==> inputs of job 7832 <==
==> flow/design.v <==
module calc_mvd_cost (
    input                       ap_clk,
    input                       ap_rst,
    input                       ap_start,
    input                       ap_ce,
    output logic                ap_done,
    output logic                ap_ready,
    output logic                ap_idle,
    input        [31:0]         x,
    input        [31:0]         y,
    input        [31:0]         mv_shift,
    input        [15:0]         mv_cand_0,
    input        [15:0]         mv_cand_1,
    input        [15:0]         mv_cand_2,
    input        [15:0]         mv_cand_3,
    output logic [63:0]         bitcost,
    output logic                bitcost_ap_vld,
    input        [63:0]         lambda_sqrt_integer_int64,
    input        [63:0]         lambda_sqrt_decimal_int64,
    output logic [63:0]         mvd_cost_int64,
    output logic                mvd_cost_int64_ap_vld
);
    localparam LAMBDA_DECIMAL_SHIFT_BITS = 14;
    localparam CTX_FRAC_BITS = 15;
    logic [31:0] x_shifted, y_shifted;
    logic [63:0] lambda_sqrt_integer_reg, lambda_sqrt_decimal_reg;
    logic [63:0] lambda_sqrt_integer_s2, lambda_sqrt_decimal_s2;
    logic [63:0] lambda_sqrt_integer_s3, lambda_sqrt_decimal_s3;
    logic [15:0] mv_cand_reg[4];
    logic [3:0] pipeline_valid;
    logic same_cand;
    logic [63:0] cand1_cost, cand2_cost;
    logic [63:0] selected_cost;
    logic [63:0] bitcost_s3;
    logic [63:0] cost_mult_lambda_int;
    logic [63:0] cost_mult_lambda_dec;
    logic ap_idle_r;
    logic ap_done_r;
    always_ff @(posedge ap_clk or posedge ap_rst) begin
        if (ap_rst) begin
            ap_idle_r <= 1'b1;
            ap_done_r <= 1'b0;
            x_shifted <= 32'b0;
            y_shifted <= 32'b0;
            lambda_sqrt_integer_reg <= 64'b0;
            lambda_sqrt_decimal_reg <= 64'b0;
            mv_cand_reg[0] <= 16'b0;
            mv_cand_reg[1] <= 16'b0;
            mv_cand_reg[2] <= 16'b0;
            mv_cand_reg[3] <= 16'b0;
            pipeline_valid[0] <= 1'b0;
            same_cand <= 1'b0;
            cand1_cost <= 64'b0;
            cand2_cost <= 64'b0;
            lambda_sqrt_integer_s2 <= 64'b0;
            lambda_sqrt_decimal_s2 <= 64'b0;
            pipeline_valid[1] <= 1'b0;
            selected_cost <= 0;
            lambda_sqrt_integer_s3 <= 64'b0;
            lambda_sqrt_decimal_s3 <= 64'b0;
            pipeline_valid[2] <= 1'b0;
            bitcost_s3 <= 64'b0;
            cost_mult_lambda_int <= 64'b0;
            cost_mult_lambda_dec <= 64'b0;
            pipeline_valid[3] <= 1'b0;
            bitcost <= 64'b0;
            bitcost_ap_vld <= 1'b0;
            mvd_cost_int64 <= 64'b0;
            mvd_cost_int64_ap_vld <= 1'b0;
        end
        else if (ap_ce) begin
            ap_idle_r <= ap_idle;
            ap_done_r <= ap_done;
            if (ap_start) begin
                x_shifted <= x << mv_shift;
                y_shifted <= y << mv_shift;
                lambda_sqrt_integer_reg <= lambda_sqrt_integer_int64;
                lambda_sqrt_decimal_reg <= lambda_sqrt_decimal_int64;
                mv_cand_reg[0] <= mv_cand_0;
                mv_cand_reg[1] <= mv_cand_1;
                mv_cand_reg[2] <= mv_cand_2;
                mv_cand_reg[3] <= mv_cand_3;
                pipeline_valid[0] <= 1'b1;
            end
            else begin
                pipeline_valid[0] <= 1'b0;
            end
            pipeline_valid[1] <= pipeline_valid[0];
            lambda_sqrt_integer_s2 <= lambda_sqrt_integer_reg;
            lambda_sqrt_decimal_s2 <= lambda_sqrt_decimal_reg;
                same_cand <= (mv_cand_reg[0] == mv_cand_reg[2]) && (mv_cand_reg[1] == mv_cand_reg[3]);
                cand1_cost <= get_mvd_coding_cost(
                    $signed(x_shifted) - $signed(mv_cand_reg[0]),
                    $signed(y_shifted) - $signed(mv_cand_reg[1])
                );
                cand2_cost <= get_mvd_coding_cost(
                    $signed(x_shifted) - $signed(mv_cand_reg[2]),
                    $signed(y_shifted) - $signed(mv_cand_reg[3])
                );
            pipeline_valid[2] <= pipeline_valid[1];
            lambda_sqrt_integer_s3 <= lambda_sqrt_integer_s2;
            lambda_sqrt_decimal_s3 <= lambda_sqrt_decimal_s2;
                if (same_cand) begin
                    selected_cost <= cand1_cost;
                end
                else begin
                    selected_cost <= (cand2_cost < cand1_cost) ? cand2_cost : cand1_cost;
                end
            pipeline_valid[3] <= pipeline_valid[2];
                bitcost_s3 <= selected_cost;
                cost_mult_lambda_int <= selected_cost * lambda_sqrt_integer_s3;
                cost_mult_lambda_dec <= selected_cost * lambda_sqrt_decimal_s3;
            bitcost_ap_vld <= pipeline_valid[3];
            mvd_cost_int64_ap_vld <= pipeline_valid[3];
                bitcost <= bitcost_s3;
                mvd_cost_int64 <= cost_mult_lambda_int + (cost_mult_lambda_dec >> LAMBDA_DECIMAL_SHIFT_BITS);
        end
    end
    assign ap_ready = 1'b1;
    assign ap_done  = mvd_cost_int64_ap_vld;
    always_comb begin
        ap_idle = ap_idle_r;
        if (ap_start && ap_ce) begin
            ap_idle = 0;
        end
        else if (ap_done_r && ap_ce) begin
            ap_idle = 1;
        end
    end
    function automatic logic [63:0] get_mvd_coding_cost(input logic signed [31:0] mvd_hor, input logic signed [31:0] mvd_ver);
        logic [63:0] bitcost_temp;
        logic [63:0] x_abs, y_abs;
        logic [63:0] Q;
        logic [63:0] a, b;
        bitcost_temp = 64'd4 << CTX_FRAC_BITS;
        x_abs = (mvd_hor < 0) ? -mvd_hor : mvd_hor;
        y_abs = (mvd_ver < 0) ? -mvd_ver : mvd_ver;
        Q = 64'd1 << CTX_FRAC_BITS;
        bitcost_temp += (x_abs == 1) ? Q : 64'b0;
        bitcost_temp += (y_abs == 1) ? Q : 64'b0;
        a = get_ep_ex_golomb_bitcost_withpow(x_abs);
        b = get_ep_ex_golomb_bitcost_withpow(y_abs);
        get_mvd_coding_cost = ((a + b + bitcost_temp) >> CTX_FRAC_BITS) << 34;
    endfunction
    function automatic logic [63:0] get_ep_ex_golomb_bitcost_withpow(input logic [63:0] symbol);
        if (symbol >= 32768)
            get_ep_ex_golomb_bitcost_withpow = 64'd983040;
        else if (symbol >= 16384)
            get_ep_ex_golomb_bitcost_withpow = 64'd917504;
        else if (symbol >= 8192)
            get_ep_ex_golomb_bitcost_withpow = 64'd851968;
        else if (symbol >= 4096)
            get_ep_ex_golomb_bitcost_withpow = 64'd786432;
        else if (symbol >= 2048)
            get_ep_ex_golomb_bitcost_withpow = 64'd720896;
        else if (symbol >= 1024)
            get_ep_ex_golomb_bitcost_withpow = 64'd655360;
        else if (symbol >= 512)
            get_ep_ex_golomb_bitcost_withpow = 64'd589824;
        else if (symbol >= 256)
            get_ep_ex_golomb_bitcost_withpow = 64'd524288;
        else if (symbol >= 128)
            get_ep_ex_golomb_bitcost_withpow = 64'd458752;
        else if (symbol >= 64)
            get_ep_ex_golomb_bitcost_withpow = 64'd393216;
        else if (symbol >= 32)
            get_ep_ex_golomb_bitcost_withpow = 64'd327680;
        else if (symbol >= 16)
            get_ep_ex_golomb_bitcost_withpow = 64'd262144;
        else if (symbol >= 8)
            get_ep_ex_golomb_bitcost_withpow = 64'd196608;
        else if (symbol >= 4)
            get_ep_ex_golomb_bitcost_withpow = 64'd131072;
        else if (symbol >= 2)
            get_ep_ex_golomb_bitcost_withpow = 64'd65536;
        else
            get_ep_ex_golomb_bitcost_withpow = 64'd0;
    endfunction
endmodule
==> flow/run.sh <==
#!/bin/bash
# the make line also repeats each setting of config.mk as NAME=value (left out here)
make -C /OpenROAD-flow-scripts/flow DESIGN_CONFIG=/design/flow/config.mk WORK_HOME=/design/flow/orfs CLKGATE_MAP_FILE= finish
==> flow/config.mk <==
export PLATFORM = sky130hd
export DESIGN_NAME = calc_mvd_cost
export DESIGN_NICKNAME = calc_mvd_cost
export VERILOG_FILES = /design/flow/design.v
export SDC_FILE = /design/flow/constraint.sdc
export NUM_CORES = 4
export LEC_CHECK = 0
export CAP_MARGIN = 20
export CORE_ASPECT_RATIO = 0.99
export CORE_MARGIN = 2
export CORE_UTILIZATION = 72
export CTS_CLUSTER_DIAMETER = 141
export CTS_CLUSTER_SIZE = 36
export GPL_ROUTABILITY_DRIVEN = 0
export GPL_TIMING_DRIVEN = 1
export HOLD_SLACK_MARGIN = -0.1
export SETUP_SLACK_MARGIN = 1.56
export SLEW_MARGIN = 15
export TNS_END_PERCENT = 5
==> flow/constraint.sdc <==
create_clock -name core_clock -period 5.29 [get_ports {ap_clk}]
set_input_delay 1.0580 -clock core_clock [delete_from_list [all_inputs] [get_ports {ap_clk}]]
set_output_delay 1.0580 -clock core_clock [all_outputs]
set_load 0.01 [all_outputs]
==> job 1017: changes against job 7832 <==
Settings changed: ABC_AREA from default to 1, CORE_ASPECT_RATIO 0.99 to 0.97, CORE_UTILIZATION 72 to 40, CTS_CLUSTER_DIAMETER 141 to default, CTS_CLUSTER_SIZE 36 to default, GPL_ROUTABILITY_DRIVEN 0 to default, GPL_TIMING_DRIVEN 1 to default, HOLD_SLACK_MARGIN -0.1 to default, SETUP_SLACK_MARGIN 1.56 to default, SLEW_MARGIN 15 to 5, TNS_END_PERCENT 5 to default.
==> flow/constraint.sdc (replaced) <==
create_clock -name core_clock -period 9.0 [get_ports {ap_clk}]
set_input_delay 1.8000 -clock core_clock [delete_from_list [all_inputs] [get_ports {ap_clk}]]
set_output_delay 1.8000 -clock core_clock [all_outputs]
set_load 0.01 [all_outputs]
==> job 9868: changes against job 7832 <==
Settings changed: ABC_AREA from default to 1, CELL_PAD_IN_SITES_DETAIL_PLACEMENT from default to 2, CORE_ASPECT_RATIO 0.99 to 0.97, CORE_UTILIZATION 72 to 58, CTS_CLUSTER_DIAMETER 141 to 398, CTS_CLUSTER_SIZE 36 to 54, GPL_TIMING_DRIVEN 1 to 0, HOLD_SLACK_MARGIN -0.1 to default, SETUP_SLACK_MARGIN 1.56 to default, SLEW_MARGIN 15 to 10, TNS_END_PERCENT 5 to default.
==> flow/constraint.sdc (replaced) <==
create_clock -name core_clock -period 9.0 [get_ports {ap_clk}]
set_input_delay 1.8000 -clock core_clock [delete_from_list [all_inputs] [get_ports {ap_clk}]]
set_output_delay 1.8000 -clock core_clock [all_outputs]
set_load 0.01 [all_outputs]
==> job 2978: changes against job 7832 <==
Settings changed: CORE_ASPECT_RATIO 0.99 to default, CORE_UTILIZATION 72 to 40, CTS_CLUSTER_DIAMETER 141 to default, CTS_CLUSTER_SIZE 36 to default, GPL_ROUTABILITY_DRIVEN 0 to default, GPL_TIMING_DRIVEN 1 to 0, HOLD_SLACK_MARGIN -0.1 to 0.06, SETUP_SLACK_MARGIN 1.56 to 0.17, SLEW_MARGIN 15 to 40, TNS_END_PERCENT 5 to default.
==> flow/constraint.sdc (replaced) <==
create_clock -name core_clock -period 9.0 [get_ports {ap_clk}]
set_input_delay 1.8000 -clock core_clock [delete_from_list [all_inputs] [get_ports {ap_clk}]]
set_output_delay 1.8000 -clock core_clock [all_outputs]
set_load 0.01 [all_outputs]
==> summary.txt <==
run results: status finished clean, cell count after synthesis 5545, Overflow after GRT 0, Unique cell types 103, Initial Util 0.403, MUX share of area 0.115, post-CTS setup buffers 0, Core ar. 0.126 sq mm, clk buf depth 3, synth cell count leaders ha_1, inv_1, nand2_1, H-tree Lvls 2, CTS sink cnt 455, yosys adder share 0.246
That was job 2978.
==> summary.txt <==
run results: H-tree Lvls 2, Unique cell types 73, synth cell count leaders nand2_1, inv_1, ha_1, Initial Util 0.402, Core ar. 0.131 sq mm, status finished clean, CTS sink cnt 455
That was job 1017.
==> summary.txt <==
run metrics: status did not finish, failing step detailed placement, Stop Error Error: detail_place.tcl, 38 bad optional access, MUX share of area 0.00152, Core ar. 0.0897 sq mm, Post-Synth Simple-Gate Area 0.284, cell count after synthesis 7726, yosys adder share 0.237, Initial Util 0.586, synth cell count leaders nand2_1, inv_1, ha_1, Unique cell types 73
That was job 9868.
==> summary.txt <==
run metrics: clk buf depth 3, CTS sink cnt 455, status did not finish, Stop Error [ERROR GRT-0116] Global routing finished with congestion. Check the congestion regions in the DRC Viewer., Initial Util 0.728, yosys adder share 0.246, H-tree Lvls 1, failing step global routing, Unique cell types 103, MUX share of area 0.115
That was job 7832.

* * *

==> trial 60 <==
RTL: the design.v shown in full above, as it stands there.
Settings: LEC_CHECK=0, CAP_MARGIN=20, CORE_MARGIN=2, CORE_UTILIZATION=72, CTS_CLUSTER_DIAMETER=95, SLEW_MARGIN=20; clock period 6.29 ns.
run.sh (not shown) runs the stock make flow with config.mk's settings and CLKGATE_MAP_FILE=.
==> build 93 (differences from trial 60) <==
- CAP_MARGIN: 20 -> 5
- CORE_UTILIZATION: 72 -> 70
- CTS_CLUSTER_DIAMETER: 95 -> unset
- CTS_CLUSTER_SIZE: unset -> 85
- HOLD_SLACK_MARGIN: unset -> 0.29
==> flow/constraint.sdc (replaced) <==
create_clock -name core_clock -period 6.8 [get_ports {ap_clk}]
set_input_delay 1.3600 -clock core_clock [delete_from_list [all_inputs] [get_ports {ap_clk}]]
set_output_delay 1.3600 -clock core_clock [all_outputs]
set_load 0.01 [all_outputs]
==> trial 61 (differences from trial 60) <==
- CORE_UTILIZATION: 72 -> 65
- CTS_CLUSTER_DIAMETER: 95 -> unset
==> flow/constraint.sdc (replaced) <==
create_clock -name core_clock -period 6.97 [get_ports {ap_clk}]
set_input_delay 1.3940 -clock core_clock [delete_from_list [all_inputs] [get_ports {ap_clk}]]
set_output_delay 1.3940 -clock core_clock [all_outputs]
set_load 0.01 [all_outputs]
==> summary of the runs <==
Synthesized cell count is the same in trial 61 and build 93.
Trial 60 did not get past 5_1_grt. Trial 61 finished with setup timing left. Build 93 ended with an error in 5_1_grt.
Area after synthesis is the same in trial 60 and build 93.
The highest die size belongs to trial 61, the lowest to trial 60.

* * *

==> xenon <==
// calc_mvd_cost: RTL as listed in full above, without the edits since
Settings: LEC_CHECK=0, CAP_MARGIN=20, CORE_ASPECT_RATIO=0.99, CORE_MARGIN=2, CORE_UTILIZATION=72, CTS_CLUSTER_DIAMETER=141, CTS_CLUSTER_SIZE=36, GPL_ROUTABILITY_DRIVEN=0, GPL_TIMING_DRIVEN=1, HOLD_SLACK_MARGIN=-0.1, SETUP_SLACK_MARGIN=1.59, SLEW_MARGIN=15, TNS_END_PERCENT=5; clock period 5.29 ns.
==> inputs of yarrow, as changes to xenon <==
CORE_ASPECT_RATIO = unset   (was 0.99)
CORE_UTILIZATION = 40   (was 72)
CTS_CLUSTER_DIAMETER = unset   (was 141)
CTS_CLUSTER_SIZE = 37   (was 36)
GPL_ROUTABILITY_DRIVEN = unset   (was 0)
HOLD_SLACK_MARGIN = 0.06   (was -0.1)
SETUP_SLACK_MARGIN = 0.17   (was 1.59)
SLEW_MARGIN = 40   (was 15)
TNS_END_PERCENT = 10   (was 5)
==> flow/constraint.sdc (replaced) <==
create_clock -name core_clock -period 9.0 [get_ports {ap_clk}]
set_input_delay 1.8000 -clock core_clock [delete_from_list [all_inputs] [get_ports {ap_clk}]]
set_output_delay 1.8000 -clock core_clock [all_outputs]
set_load 0.01 [all_outputs]
==> flow_metrics.py <==
# Generated from Yosys and OpenROAD reports
metrics = {
    "outcome": {
        "status": "timing/DRC/antenna clean",
    },
    "die": {
        "core_um2": 126000,
        "die-area_um2": 129000,
        "die_w_um": 360,
        "dieHeight_um": 360,
    },
    "clock_network": {
        "h-tree-depth": 2,
        "cts_resized": 0,
        "numCtsBuffers": 53,
    },
    "global_route": {
        "use_met3_pct": 2.14,
        "overflow": 0,
        "use_met2_pct": 35.6,
    },
    "place": {
        "place_ws_ns": 1.01,
        "placed_cell_area_um2": 54700,
    },
}
the above is filed under yarrow

==> flow_metrics.py <==
# Metrics from the implementation run
metrics = {
    "outcome": {
        "status": "aborted with a tool error",
        "haltStage": "global routing",
        "error": "[ERROR GRT-0116] Global routing finished with congestion. Check the congestion regions in the DRC Viewer.",
    },
    "die": {
        "die_w_um": 270,
        "die-area_um2": 72400,
        "core_um2": 69400,
        "dieHeight_um": 268,
    },
    "clock_network": {
        "h-tree-depth": 1,
        "cts_resized": 337,
        "clockRootBuffer": "clkbuf_16",
        "cts_hold_buf": 0,
    },
    "synthesis": {
        "top_cell": "ha_1",
    },
    "place": {
        "place_ws_ns": -2.60,
        "placed_cell_area_um2": 61400,
    },
    "global_route": {
        "use_met3_pct": 65.5,
    },
}
the above is filed under xenon

